==> job 5707: inputs <==
==> flow/design.v <==
module alu (
    input  [18:0] a,
    input  [18:0] b,
    input  [4:0]  opcode,
    output reg [37:0] outau
);
always @(*) begin
    case (opcode)
        5'b00000: outau = {19'b0, a + b};         
        5'b00001: outau = {19'b0, a - b};         
        5'b00010: outau = a * b;                  
        5'b00011: outau = (b != 0) ? {19'b0, a / b} : 38'b0;  
        5'b00100: outau = {19'b0, a + 19'd1};     
        5'b00101: outau = {19'b0, a - 19'd1};     
        5'b00110: outau = {19'b0, a & b};         
        5'b00111: outau = {19'b0, a | b};         
        5'b01000: outau = {19'b0, a ^ b};         
        5'b01001: outau = {19'b0, ~a};            
        default : outau = 38'b0;                  
    endcase
end
endmodule
module program_counter (
    input clk,
    input rst,
    input pc_enable,
    input [1:0] pc_sel,            
    input [18:0] target_addr,      
    output reg [18:0] pc
);
always @(posedge clk or posedge rst) begin
    if (rst) begin
        pc <= 19'd0;
    end 
    else if (pc_enable) begin
        case (pc_sel)
            2'b00: pc <= pc + 1;         
            2'b01: pc <= target_addr;        
            2'b10: pc <= target_addr;        
            2'b11: pc <= target_addr;        
        endcase
    end
end
endmodule
module inst_reg (
    input clk,
    input load_IR,
    input [18:0] ins,               
    output reg [4:0] opcode,        
    output reg [3:0] rs1, rs2, rd,  
    output reg [13:0] addr_imm,     
    output reg [5:0] branch_offset  
);
    localparam OPC_ADD   = 5'd0,
               OPC_SUB   = 5'd1,
               OPC_MUL   = 5'd2,
               OPC_DIV   = 5'd3,
               OPC_INC   = 5'd4,
               OPC_DEC   = 5'd5,
               OPC_AND   = 5'd6,
               OPC_OR    = 5'd7,
               OPC_XOR   = 5'd8,
               OPC_NOT   = 5'd9,
               OPC_LD    = 5'd10,
               OPC_ST    = 5'd11,
               OPC_BEQ   = 5'd12,
               OPC_BNE   = 5'd13,
               OPC_JMP   = 5'd14,
               OPC_CALL  = 5'd15;
    always @(posedge clk) begin
        if (load_IR) begin
            opcode <= ins[18:14];
            rs1 <= 4'd0;
            rs2 <= 4'd0;
            rd <= 4'd0;
            addr_imm <= 14'd0;
            branch_offset <= 6'd0;
            case (ins[18:14])
                OPC_ADD, OPC_SUB, OPC_MUL, OPC_DIV,
                OPC_INC, OPC_DEC, OPC_AND, OPC_OR,
                OPC_XOR, OPC_NOT: begin
                    rs1 <= ins[13:10];
                    rs2 <= ins[9:6];
                    rd  <= ins[5:2];
                end
                OPC_LD, OPC_ST: begin
                    rs1 <= ins[13:10];             
                    rs2 <= ins[9:6];               
                    addr_imm <= {8'd0, ins[5:0]};  
                end
                OPC_BEQ, OPC_BNE: begin
                    rs1 <= ins[13:10];            
                    rs2 <= ins[9:6];              
                    branch_offset <= ins[5:0];    
                end
                OPC_JMP, OPC_CALL: begin
                    addr_imm <= ins[13:0];        
                end
                default: begin
                end
            endcase
        end
    end
endmodule
module reg_file (
    input clk,
    input rst,
    input reg_write,                  
    input [4:0] read_reg1,            
    input [4:0] read_reg2,            
    input [4:0] write_reg,            
    input [18:0] write_data,          
    output [18:0] read_data1,         
    output [18:0] read_data2          
);
    reg [18:0] registers [0:31];
    assign read_data1 = registers[read_reg1];
    assign read_data2 = registers[read_reg2];
    integer i;
    always @(posedge clk or posedge rst) begin
        if (rst) begin
            for (i = 0; i < 32; i = i + 1)
                registers[i] <= 19'd0;
        end else if (reg_write) begin
                        registers[write_reg] <= write_data;
        end
    end
endmodule
module control_unit (
    input clk, rst,
    input [4:0] opcode,                     	 
    input regs_equal,				 
    output reg mem_read,			 
    output reg mem_write,			 
    output reg reg_write,			 
    output reg load_IR,				 
    output reg pc_enable,			 
    output reg [4:0] ALU_op,			 
    output reg [1:0] pc_sel,			 
    output halted				 
);
    parameter FETCH = 3'b000, EXECUTE = 3'b001, MEMORY = 3'b010,
              WRITBK = 3'b011, CONTROL = 3'b100, HALT = 3'b101;
    reg [2:0] state, next_state;
    assign halted = (state == HALT);
    always @(posedge clk or posedge rst) begin
        if (rst)
            state <= FETCH;
        else
            state <= next_state;
    end
    always @(*) begin
        case (state)
            FETCH: next_state = EXECUTE;
            EXECUTE: begin
                case (opcode)
                    5'b01010, 5'b01011: next_state = MEMORY;   				 
                    5'b01100, 5'b01101, 5'b01110, 5'b01111: next_state = CONTROL;	 
                    5'b00000, 5'b00001, 5'b00010, 5'b00011, 5'b00100,
                    5'b00101, 5'b00110, 5'b00111, 5'b01000, 5'b01001: next_state = WRITBK;  
                    5'b11111: next_state = HALT;					 
                    default: next_state = FETCH;					 
                endcase
            end
            MEMORY: begin
                if (opcode == 5'b01010)
                    next_state = WRITBK;	  
                else
                    next_state = FETCH;  	 
            end
            WRITBK: next_state = FETCH;
            CONTROL: next_state = FETCH;
            HALT: next_state = HALT;
            default: next_state = FETCH;
        endcase
    end
    always @(*) begin
        mem_read = 0;
        mem_write = 0;
        reg_write = 0;
        load_IR = 0;
        pc_enable = 0;
        ALU_op = 5'b00000;
        pc_sel = 2'b00;
        case (state)
            FETCH: begin
                mem_read = 1;
                load_IR = 1;
                pc_enable = 1;
                pc_sel = 2'b00;
            end
            EXECUTE: begin
                ALU_op = opcode;
            end
            MEMORY: begin
                if (opcode == 5'b01010)
                    mem_read = 1;        
                else
                    mem_write = 1;       
            end
            WRITBK: begin
                ALU_op = opcode;
                if (opcode != 5'b01011)  
                    reg_write = 1;
            end
            CONTROL: begin
                case (opcode)
                    5'b01100: begin pc_enable = regs_equal;  pc_sel = 2'b01; end  
                    5'b01101: begin pc_enable = !regs_equal; pc_sel = 2'b01; end  
                    5'b01110, 5'b01111: begin pc_enable = 1; pc_sel = 2'b10; end  
                    default: ;
                endcase
            end
            default: ;
        endcase
    end
endmodule
module top_module (
    input clk,
    input rst,
    output [18:0] imem_addr,               
    input  [18:0] imem_rdata,              
    output [8:0]  dmem_addr,               
    input  [18:0] dmem_rdata,              
    output [18:0] dmem_wdata,              
    output        dmem_we,                 
    output        halt                     
);
    wire [4:0] opcode;
    wire [3:0] rs1, rs2, rd;
    wire [13:0] addr_imm;
    wire [5:0] branch_offset;
    wire [4:0] alu_opcode;
    wire [1:0] pc_sel;
    wire [18:0] reg_data1, reg_data2;
    wire [37:0] alu_result;
    wire mem_read, mem_write, reg_write, load_IR, pc_enable;
    wire [18:0] pc_value;
    wire [18:0] target_addr;
    reg [18:0] mem_read_data;
    always @(posedge clk) begin
        if (mem_read)
            mem_read_data <= dmem_rdata;
    end
    wire is_load = (opcode == 5'b01010);
    wire [3:0]  wb_reg  = is_load ? rs2 : rd;
    wire [18:0] wb_data = is_load ? mem_read_data : alu_result[18:0];
    wire [18:0] ea      = reg_data1 + {5'd0, addr_imm};
    assign imem_addr  = pc_value;
    assign dmem_addr  = ea[8:0];
    assign dmem_wdata = reg_data2;
    assign dmem_we    = mem_write;
    assign target_addr = (pc_sel == 2'b01) ? (pc_value + {{13{branch_offset[5]}}, branch_offset}) : {5'd0, addr_imm};
    program_counter PC (
        .clk(clk),
        .rst(rst),
        .pc_enable(pc_enable),
        .pc_sel(pc_sel),
        .target_addr(target_addr),
        .pc(pc_value)
    );
    inst_reg IR (
        .clk(clk),
        .load_IR(load_IR),
        .ins(imem_rdata),
        .opcode(opcode),
        .rs1(rs1),
        .rs2(rs2),
        .rd(rd),
        .addr_imm(addr_imm),
        .branch_offset(branch_offset)
    );
    control_unit CU (
        .clk(clk),
        .rst(rst),
        .opcode(opcode),
        .regs_equal(reg_data1 == reg_data2),
        .mem_read(mem_read),
        .mem_write(mem_write),
        .reg_write(reg_write),
        .load_IR(load_IR),
        .pc_enable(pc_enable),
        .ALU_op(alu_opcode),
        .pc_sel(pc_sel),
        .halted(halt)
    );
    reg_file RF (
        .clk(clk),
        .rst(rst),
        .reg_write(reg_write),
        .read_reg1({1'b0, rs1}),
        .read_reg2({1'b0, rs2}),
        .write_reg({1'b0, wb_reg}),
        .write_data(wb_data),
        .read_data1(reg_data1),
        .read_data2(reg_data2)
    );
    alu ALU (
        .a(reg_data1),
        .b(reg_data2),
        .opcode(alu_opcode),
        .outau(alu_result)
    );
endmodule
==> flow/run.sh <==
#!/bin/bash
# the make line also repeats each setting of config.mk as NAME=value (left out here)
make -C /OpenROAD-flow-scripts/flow DESIGN_CONFIG=/design/flow/config.mk WORK_HOME=/design/flow/orfs CLKGATE_MAP_FILE= finish
==> flow/config.mk <==
export PLATFORM = sky130hd
export DESIGN_NAME = top_module
export DESIGN_NICKNAME = top_module
export VERILOG_FILES = /design/flow/design.v
export SDC_FILE = /design/flow/constraint.sdc
export NUM_CORES = 4
export LEC_CHECK = 0
export ABC_AREA = 1
export CAP_MARGIN = 20
export CORE_ASPECT_RATIO = 0.5
export CORE_MARGIN = 2
export CORE_UTILIZATION = 69
export CTS_CLUSTER_SIZE = 96
export SLEW_MARGIN = 20
export TNS_END_PERCENT = 15
==> flow/constraint.sdc <==
create_clock -name core_clock -period 11.8 [get_ports {clk}]
set_input_delay 2.3600 -clock core_clock [delete_from_list [all_inputs] [get_ports {clk}]]
set_output_delay 2.3600 -clock core_clock [all_outputs]
set_load 0.01 [all_outputs]
==> job 4714 (differences from job 5707) <==
CORE_ASPECT_RATIO = 1.13   (was 0.5)
CORE_UTILIZATION = 66   (was 69)
CTS_CLUSTER_DIAMETER = 353   (was unset)
CTS_CLUSTER_SIZE = unset   (was 96)
GPL_ROUTABILITY_DRIVEN = 1   (was unset)
HOLD_SLACK_MARGIN = -0.05   (was unset)
MAX_ROUTING_LAYER = met5   (was unset)
SETUP_SLACK_MARGIN = -0.77   (was unset)
TNS_END_PERCENT = unset   (was 15)
==> flow/constraint.sdc (replaced) <==
create_clock -name core_clock -period 36.4 [get_ports {clk}]
set_input_delay 7.2800 -clock core_clock [delete_from_list [all_inputs] [get_ports {clk}]]
set_output_delay 7.2800 -clock core_clock [all_outputs]
set_load 0.01 [all_outputs]
==> comparison table <==
metric                                                               job 4714                job 5707
Estimated wirelength of the detail-placed design                    113500 um               129600 um
Worst slack at placement                                            -1.106 ns               -25.56 ns
Number of buffers added on ports                                           88                      88
Die Span Y                                                           264.0 um                173.1 um
Post-CTS setup-driven buffer insertion count                                6                     124
Clock buffer count from CTS                                                41                      40
Die area                                                          0.06179 mm2             0.05926 mm2
Number of instances in the placed design                                 6848                    7421
Yosys warning total                                                         7                       7
Core area                                                         0.05931 mm2             0.05602 mm2
Resized Gates After CTS                                                    13                     151
Most area-hungry cell type in the Yosys netlist                       dfrtp_1                 dfrtp_1
Status                                                        failed layout checks  stopped before the end
Failing step                                                                -                 5_1_grt
Layout check failures                                            setup timing                       -
Share of synthesized area occupied by flip-flops and latches           0.2508                  0.2508
Post-synthesis average cell area                                    6.896 um2               6.896 um2
Number of rows in the core area                                            95                      61
Die x size                                                           234.1 um                342.3 um
Pre-placement core utilization                                         0.6655                  0.7047
Gpl congestion                                                          1.063                   1.142
Post-placement cell area                                          0.04409 mm2             0.04917 mm2
